// NTT_8point
module NTT_8point(clock, rst, in_valid, in_ready, x_in, out_valid, y_out);
Size in the first run: roughly 4000 cells after synthesis, about 200 I/O pins, about 38000 µm² of cells after synthesis.
Settings: LEC_CHECK=0, CAP_MARGIN=20, CELL_PAD_IN_SITES_DETAIL_PLACEMENT=1, CELL_PAD_IN_SITES_GLOBAL_PLACEMENT=3, CORE_ASPECT_RATIO=1.51, CORE_MARGIN=7, CORE_UTILIZATION=17, CTS_CLUSTER_DIAMETER=31, CTS_CLUSTER_SIZE=100, GPL_TIMING_DRIVEN=0, HOLD_SLACK_MARGIN=-0.01, MAX_ROUTING_LAYER=met4, MIN_ROUTING_LAYER=met2, SETUP_SLACK_MARGIN=1.86, SLEW_MARGIN=20, TNS_END_PERCENT=50; clock period 21.0 ns.
run.sh (not shown) runs the stock make flow with config.mk's settings and CLKGATE_MAP_FILE=.
Rerun with:
==> flow/config.mk (replaced) <==
export PLATFORM = sky130hd
export DESIGN_NAME = NTT_8point
export DESIGN_NICKNAME = NTT_8point
export VERILOG_FILES = /design/flow/design.v
export SDC_FILE = /design/flow/constraint.sdc
export NUM_CORES = 4
export LEC_CHECK = 0
export ABC_AREA = 1
export CAP_MARGIN = 20
export CORE_MARGIN = 2
export CORE_UTILIZATION = 72
export CTS_CLUSTER_SIZE = 100
export PLACE_DENSITY = 0.36
export SLEW_MARGIN = 20
export TNS_END_PERCENT = 10
==> flow/constraint.sdc (replaced) <==
create_clock -name core_clock -period 7.21 [get_ports {clock}]
set_input_delay 1.4420 -clock core_clock [delete_from_list [all_inputs] [get_ports {clock}]]
set_output_delay 1.4420 -clock core_clock [all_outputs]
set_load 0.01 [all_outputs]
After rerunning:
- The new run finished but failed the layout checks on negative setup slack
- wire length fell by 3.5%
- final area is lower by 1.3%
- setup slack degrades by 12000 ps
- maximum frequency goes up by 11%
- non-clock buffer count goes up by 176
- first-iteration DRC count went up by 43%
- global-route usage came out higher by 26 points
Rerun with:
--- a/flow/config.mk
+++ b/flow/config.mk
@@ -11,5 +11,5 @@
 export CORE_UTILIZATION = 72
-export CTS_CLUSTER_SIZE = 100
-export PLACE_DENSITY = 0.36
+export CTS_CLUSTER_DIAMETER = 362
+export CTS_CLUSTER_SIZE = 42
+export PLACE_DENSITY_LB_ADDON = 0.27
 export SLEW_MARGIN = 20
-export TNS_END_PERCENT = 10
==> flow/constraint.sdc (replaced) <==
create_clock -name core_clock -period 5.16 [get_ports {clock}]
set_input_delay 1.0320 -clock core_clock [delete_from_list [all_inputs] [get_ports {clock}]]
set_output_delay 1.0320 -clock core_clock [all_outputs]
set_load 0.01 [all_outputs]
Outcome: With this change the flow did not get past 5_1_grt on GRT-0116; synthesized area is unchanged; die size does not change; synthesized cell count does not change.
Rerun with:
==> flow/config.mk (replaced) <==
export PLATFORM = sky130hd
export DESIGN_NAME = NTT_8point
export DESIGN_NICKNAME = NTT_8point
export VERILOG_FILES = /design/flow/design.v
export SDC_FILE = /design/flow/constraint.sdc
export NUM_CORES = 4
export LEC_CHECK = 0
export CAP_MARGIN = 20
export CORE_MARGIN = 2
export CORE_UTILIZATION = 40
export SLEW_MARGIN = 20
==> flow/constraint.sdc (replaced) <==
create_clock -name core_clock -period 11.7 [get_ports {clock}]
set_input_delay 2.3400 -clock core_clock [delete_from_list [all_inputs] [get_ports {clock}]]
set_output_delay 2.3400 -clock core_clock [all_outputs]
set_load 0.01 [all_outputs]
With this change the flow produced a clean layout.
Synthesized cell count fell by 14%.
Area after synthesis hardly moves.
Die area rose by 79%.

---

== run F ==
NTT_8point again, from the RTL that the note above started with.
export LEC_CHECK = 0
export CAP_MARGIN = 20
export CORE_MARGIN = 2
export CORE_UTILIZATION = 57
export CTS_CLUSTER_SIZE = 97
export SLEW_MARGIN = 20
create_clock -name core_clock -period 11.2 [get_ports {clock}]
The flow for run F finished, though final verification flagged setup timing.
Inputs modified between run F and run A:
diff --git a/flow/config.mk b/flow/config.mk
--- a/flow/config.mk
+++ b/flow/config.mk
@@ -7,0 +8 @@
+export ABC_AREA = 1
@@ -8,0 +10 @@
+export CORE_ASPECT_RATIO = 0.5
@@ -10,2 +12,4 @@
-export CORE_UTILIZATION = 57
-export CTS_CLUSTER_SIZE = 97
+export CORE_UTILIZATION = 72
+export CTS_CLUSTER_DIAMETER = 396
+export CTS_CLUSTER_SIZE = 99
+export PLACE_DENSITY = 0.39
@@ -12,0 +17 @@
+export TNS_END_PERCENT = 10
==> flow/constraint.sdc <==
create_clock -name core_clock -period 7.39 [get_ports {clock}]
set_input_delay 1.4780 -clock core_clock [delete_from_list [all_inputs] [get_ports {clock}]]
set_output_delay 1.4780 -clock core_clock [all_outputs]
set_load 0.01 [all_outputs]
--- outcome ---
Run A failed in global routing (5_1_grt) with ODB-0269. Going from run F to run A, mean post-synth cell area shrinks by 14%. Run A: fraction of the mapped netlist area in compound gates is 0.19 points lower than what run F reported. [compare] base=run F new=run A: yosys stat chip area shows no meaningful change, synthesized cell count shows an increase of 632.

---

Starting RTL as in the previous note.
Settings: LEC_CHECK=0, ABC_AREA=0, CAP_MARGIN=40, CORE_MARGIN=2, CORE_UTILIZATION=66, CTS_CLUSTER_DIAMETER=42, CTS_CLUSTER_SIZE=90, HOLD_SLACK_MARGIN=-0.1, SETUP_SLACK_MARGIN=0.04, SLEW_MARGIN=35, TNS_END_PERCENT=90; clock period 6.96 ns.
The starting point finished but failed the layout checks on setup timing.
==> next run, changes <==
ABC_AREA = not set   (was 0)
CAP_MARGIN = 20   (was 40)
CORE_UTILIZATION = 71   (was 66)
CTS_CLUSTER_DIAMETER = not set   (was 42)
CTS_CLUSTER_SIZE = 40   (was 90)
HOLD_SLACK_MARGIN = not set   (was -0.1)
SETUP_SLACK_MARGIN = not set   (was 0.04)
SLEW_MARGIN = 20   (was 35)
TNS_END_PERCENT = not set   (was 90)
clock period = 11.3 ns   (was 6.96 ns; I/O delays follow)
=> The new run reached the layout checks and failed them: setup timing. Count of clock-buffer cells in the layout rises by 1. Flip-flop count does not change. Final area decreases by 9.6%. Synthesized area is unchanged. Non-clock buffer count goes down by 331. Register-to-register slack gets better by 4.5 ns. Die size went down by 6.9%. Global-route usage goes up by 0.42 points. Worst hold slack degrades by 0.032 ns. Routed wire length is lower by 12%.

---

== run 1 ==
Starting RTL as in the previous note.
clock: 12.0 ns
lec_check: 0
cap_margin: 20
cell_pad_in_sites_detail_placement: 1
cell_pad_in_sites_global_placement: 3
core_aspect_ratio: 1.51
core_margin: 2
core_utilization: 40
cts_cluster_size: 18
gpl_timing_driven: 0
hold_slack_margin: -0.01
max_routing_layer: met4
min_routing_layer: met2
setup_slack_margin: 2.29
slew_margin: 20
tns_end_percent: 50
From the logs: run 1 reached the end of the flow and failed the layout checks with negative setup slack.
## Diff of input files: run 2 against run 1
- CTS_CLUSTER_SIZE now 40, was 18
- CAP_MARGIN now 15, was 20
- GPL_TIMING_DRIVEN no longer set, was 0
- CELL_PAD_IN_SITES_DETAIL_PLACEMENT no longer set, was 1
- MAX_ROUTING_LAYER no longer set, was met4
- CORE_ASPECT_RATIO no longer set, was 1.51
- MIN_ROUTING_LAYER no longer set, was met2
- HOLD_SLACK_MARGIN no longer set, was -0.01
- CELL_PAD_IN_SITES_GLOBAL_PLACEMENT no longer set, was 3
- SETUP_SLACK_MARGIN no longer set, was 2.29
- TNS_END_PERCENT no longer set, was 50
- CORE_UTILIZATION now 72, was 40
- the clock period (ns, I/O delays scaled along) now 9.71, was 12.0
Notes after the runs:
- On met2 capacity usage during global routing: between run 2 and run 1, it ends up higher for run 2.
- Sort run 2 and run 1 by clock-cell share of area, descending, and run 1 comes first.
- Of run 2 and run 1, not a single run came through the flow clean.
- [flow] run 1 | stages: complete | final checks: fail | reason: negative setup slack
- What run 1 reported for detailed-routed wire length on met2 has to be multiplied by 0.71 to get the figure for run 2.
- Across both runs, global-route usage was lower for run 2 than for run 1.
- Summary of run 2 over run 1: period utilization increased 22 points, depth of the worst register-to-register path moved down, worst path setup slack after routing saw a decrease, average wire per standard cell went down.
- Layout overhead on the synthesized area in run 2 is 1.9 points lower than in run 1
Input changes introduced in run 3 (baseline for comparison: run 2):
- a change of CAP_MARGIN from 15 to 20
- an added ABC_AREA of 1
- a change of CTS_CLUSTER_SIZE from 40 to 74
- an added PLACE_DENSITY of 0.64
- a change of the clock period (ns, I/O delays scaled along) from 9.71 to 5.16
Notes after the runs:
- Run status, run 3: aborted in global routing, error GRT-0116
- Synthesized area essentially unchanged between run 3 and run 2.
- Area after detailed placement delta for run 3 relative to run 2: 6.9% higher
- Per the comparison of run 3 with run 2, area of the core flat; area figure in the yosys stat output barely changed; post-CTS setup repair buffer count +310%; post-synthesis instance total has increased.
- Against run 2, half-perimeter wire length of the detailed placement result in run 3 rose by more than a quarter.
- Multiplexer share of the synthesized area: run 2 and run 3 compared, lower one is run 3
## Diff of input files: run 4 against run 3
- a deleted PLACE_DENSITY that had been 0.64
- an added MAX_ROUTING_LAYER of met4
- a change of CTS_CLUSTER_SIZE from 74 to 61
- an added HOLD_SLACK_MARGIN of -0.08
- a change of CAP_MARGIN from 20 to 10
- a change of SLEW_MARGIN from 20 to 35
- an added SETUP_SLACK_MARGIN of 1.34
- a deleted ABC_AREA that had been 1
- a change of the clock period (ns, I/O delays scaled along) from 5.16 to 9.63
==> comparison <==
Re number of setup buffers added after CTS: run 3 was higher than run 4.
Compared run 4 vs run 3, and synthesized-area fraction occupied by ao, oa, aoi and oai cells is up in run 4.
Run 3 -> run 4: cell resize tally after clock tree synthesis decreased by more than half
Run 4 ended with more area fraction in xor and xnor cells than run 3.
There was hardly any difference in die size between run 3 and run 4.
Re number of enable-type register cells in the synthesized netlist: no difference whatsoever between run 4 and run 3.
Routability congestion estimate in run 4 vs run 3: down 0.10
The yosys synthesis chip area of run 4 and that of run 3 are within noise of each other.
Finished, but not clean: run 4, with negative setup slack.
Synthesized cell count: run 4 lower than run 3
The unique cell type count in the Yosys netlist number comes out higher for run 4 vs run 3.
The inputs of run 5 differ from those of run 4 as listed below.
- CTS_CLUSTER_SIZE now 42, was 61
- MAX_ROUTING_LAYER no longer set, was met4
- SETUP_SLACK_MARGIN no longer set, was 1.34
- HOLD_SLACK_MARGIN no longer set, was -0.08
- CAP_MARGIN now 20, was 10
- SLEW_MARGIN now 20, was 35
- the clock period (ns, I/O delays scaled along) now 5.16, was 9.63
## What came out
Of run 4 and run 5, not a single run came through the flow clean. Compared with run 4, run 5 shows a higher post-detailed-placement cell area. Reported for run 4 and run 5, sequential area share after synthesis turned out identical to the last digit. Summary: with run 4 as the reference, final weighted congestion in routability-driven placement in run 5 moved up slightly. Between run 4 and run 5, the flow reports number of gates resized after CTS increasing by more than 100%. Looking at run 4 and run 5, the die outline area is a wash. Reported for run 4 and run 5, xor and xnor area share after synthesis turned out identical to the last digit. From run 4 to run 5 the numbers moved as follows: number of flip-flops and latches in the synthesized netlist roughly the same; area share of and/or/nand/nor cells after synthesis held steady; post-placement setup slack fell 4.47 ns.

---

Starting RTL as in the previous note.
clock: 11.0 ns
lec_check: 0
abc_area: 0
cap_margin: 5
core_margin: 5
core_utilization: 59
cts_cluster_diameter: 354
hold_slack_margin: 0.27
place_density_lb_addon: 0.19
slew_margin: 35
tns_end_percent: 90
The starting point finished but failed the layout checks on setup timing.
Next try:
Settings changed: CORE_MARGIN 5 to 2, PLACE_DENSITY_LB_ADDON 0.19 to default.
Clock period 11.0 ns to 6.96 ns, I/O delays scaled along.
- The new run finished but fails on setup timing
- count of clock-buffer cells in the layout came out higher by 11
- synthesized cell count does not change
- final cell count rose by 5.4%
- wire length rises by 8.3%
- setup slack degrades by 4000 ps
- sequential share of layout area came out lower by 1.6 points
- area after synthesis stays the same
- die area fell by 4.5%
Next try:
Settings changed: ABC_AREA 0 to 1, CORE_UTILIZATION 59 to 72, CTS_CLUSTER_SIZE from default to 74, MAX_ROUTING_LAYER from default to met4, PLACE_DENSITY_LB_ADDON from default to 0.01, SETUP_SLACK_MARGIN from default to 2.57.
Clock period 6.96 ns to 8.98 ns, I/O delays scaled along.
=> Now the flow ended with an error in 5_1_grt on GRT-0232. Area after synthesis stays flat. Die area is lower by 18%. Synthesized cell count is higher by 16%.
Next try:
Settings changed: CAP_MARGIN 5 to 20, CORE_UTILIZATION 72 to 57, CTS_CLUSTER_DIAMETER 354 to default, CTS_CLUSTER_SIZE 74 to default, HOLD_SLACK_MARGIN 0.27 to default, MAX_ROUTING_LAYER met4 to default, PLACE_DENSITY_LB_ADDON 0.01 to default, SETUP_SLACK_MARGIN 2.57 to default, SLEW_MARGIN 35 to 20, TNS_END_PERCENT 90 to default.
Clock period 8.98 ns to 9.18 ns, I/O delays scaled along.
This time the run completed, yet does not pass: setup timing; area after synthesis does not change; synthesized cell count stays the same; die size climbs by 26%.
Next try:
Settings changed: ABC_AREA 1 to default, CORE_UTILIZATION 57 to 66, CTS_CLUSTER_SIZE from default to 61, MAX_ROUTING_LAYER from default to met4.
Clock period 9.18 ns to 9.63 ns, I/O delays scaled along.
After rerunning: The changed run finished with setup timing left; area after synthesis is about the same; routed wire length is lower by a little under a tenth; clock-buffer cell count is lower by 2; global-route usage is higher by 2.9 points; non-clock buffer count is lower by 7; setup slack got worse by 860 ps.
Next try:
Settings changed: ABC_AREA from default to 1, CORE_ASPECT_RATIO from default to 0.5, CORE_UTILIZATION 66 to 68, CTS_CLUSTER_DIAMETER from default to 322, CTS_CLUSTER_SIZE 61 to 97, MAX_ROUTING_LAYER met4 to default, PLACE_DENSITY from default to 0.37, SETUP_SLACK_MARGIN from default to -0.63, TNS_END_PERCENT from default to 10.
Clock period 9.63 ns to 6.49 ns, I/O delays scaled along.
The changed run died in 5_1_grt on GRT-0232.
Synthesized cell count climbs by 16%.
Die area decreases by 3.0%.
Synthesized area is about the same.

---

Starting RTL as in the previous note.
Design NTT_8point, start of the top module:
module NTT_8point(clock, rst, in_valid, in_ready, x_in, out_valid, y_out);
Settings: LEC_CHECK=0, ABC_AREA=1, CAP_MARGIN=5, CORE_MARGIN=2, CORE_UTILIZATION=72, CTS_CLUSTER_DIAMETER=354, CTS_CLUSTER_SIZE=74, HOLD_SLACK_MARGIN=0.27, MAX_ROUTING_LAYER=met4, PLACE_DENSITY=0.35, SETUP_SLACK_MARGIN=2.57, SLEW_MARGIN=35, TNS_END_PERCENT=90; clock period 9.05 ns.
The first run never finished: it broke off in global routing on GRT-0232.
Rerun with:
==> flow/config.mk (replaced) <==
export PLATFORM = sky130hd
export DESIGN_NAME = NTT_8point
export DESIGN_NICKNAME = NTT_8point
export VERILOG_FILES = /design/flow/design.v
export SDC_FILE = /design/flow/constraint.sdc
export NUM_CORES = 4
export LEC_CHECK = 0
export CAP_MARGIN = 10
export CORE_MARGIN = 2
export CORE_UTILIZATION = 72
export CTS_CLUSTER_SIZE = 61
export HOLD_SLACK_MARGIN = -0.08
export MAX_ROUTING_LAYER = met4
export SETUP_SLACK_MARGIN = 0.52
export SLEW_MARGIN = 5
==> flow/constraint.sdc (replaced) <==
create_clock -name core_clock -period 9.63 [get_ports {clock}]
set_input_delay 1.9260 -clock core_clock [delete_from_list [all_inputs] [get_ports {clock}]]
set_output_delay 1.9260 -clock core_clock [all_outputs]
set_load 0.01 [all_outputs]
The changed run finished but failed the layout checks on negative setup slack.
Synthesized area is about the same.
Die size stays flat.
Synthesized cell count went down by 14%.
Rerun with:
==> flow/config.mk (replaced) <==
export PLATFORM = sky130hd
export DESIGN_NAME = NTT_8point
export DESIGN_NICKNAME = NTT_8point
export VERILOG_FILES = /design/flow/design.v
export SDC_FILE = /design/flow/constraint.sdc
export NUM_CORES = 4
export LEC_CHECK = 0
export CAP_MARGIN = 20
export CORE_MARGIN = 2
export CORE_UTILIZATION = 40
export MIN_ROUTING_LAYER = met2
export SETUP_SLACK_MARGIN = 2.29
export SLEW_MARGIN = 20
==> flow/constraint.sdc (replaced) <==
create_clock -name core_clock -period 12.0 [get_ports {clock}]
set_input_delay 2.4000 -clock core_clock [delete_from_list [all_inputs] [get_ports {clock}]]
set_output_delay 2.4000 -clock core_clock [all_outputs]
set_load 0.01 [all_outputs]
Outcome: The new run ran to the end with no violations; count of clock-buffer cells in the layout rises by 7; setup slack is better by 2.7 ns; routed wire length falls by 0.74%.
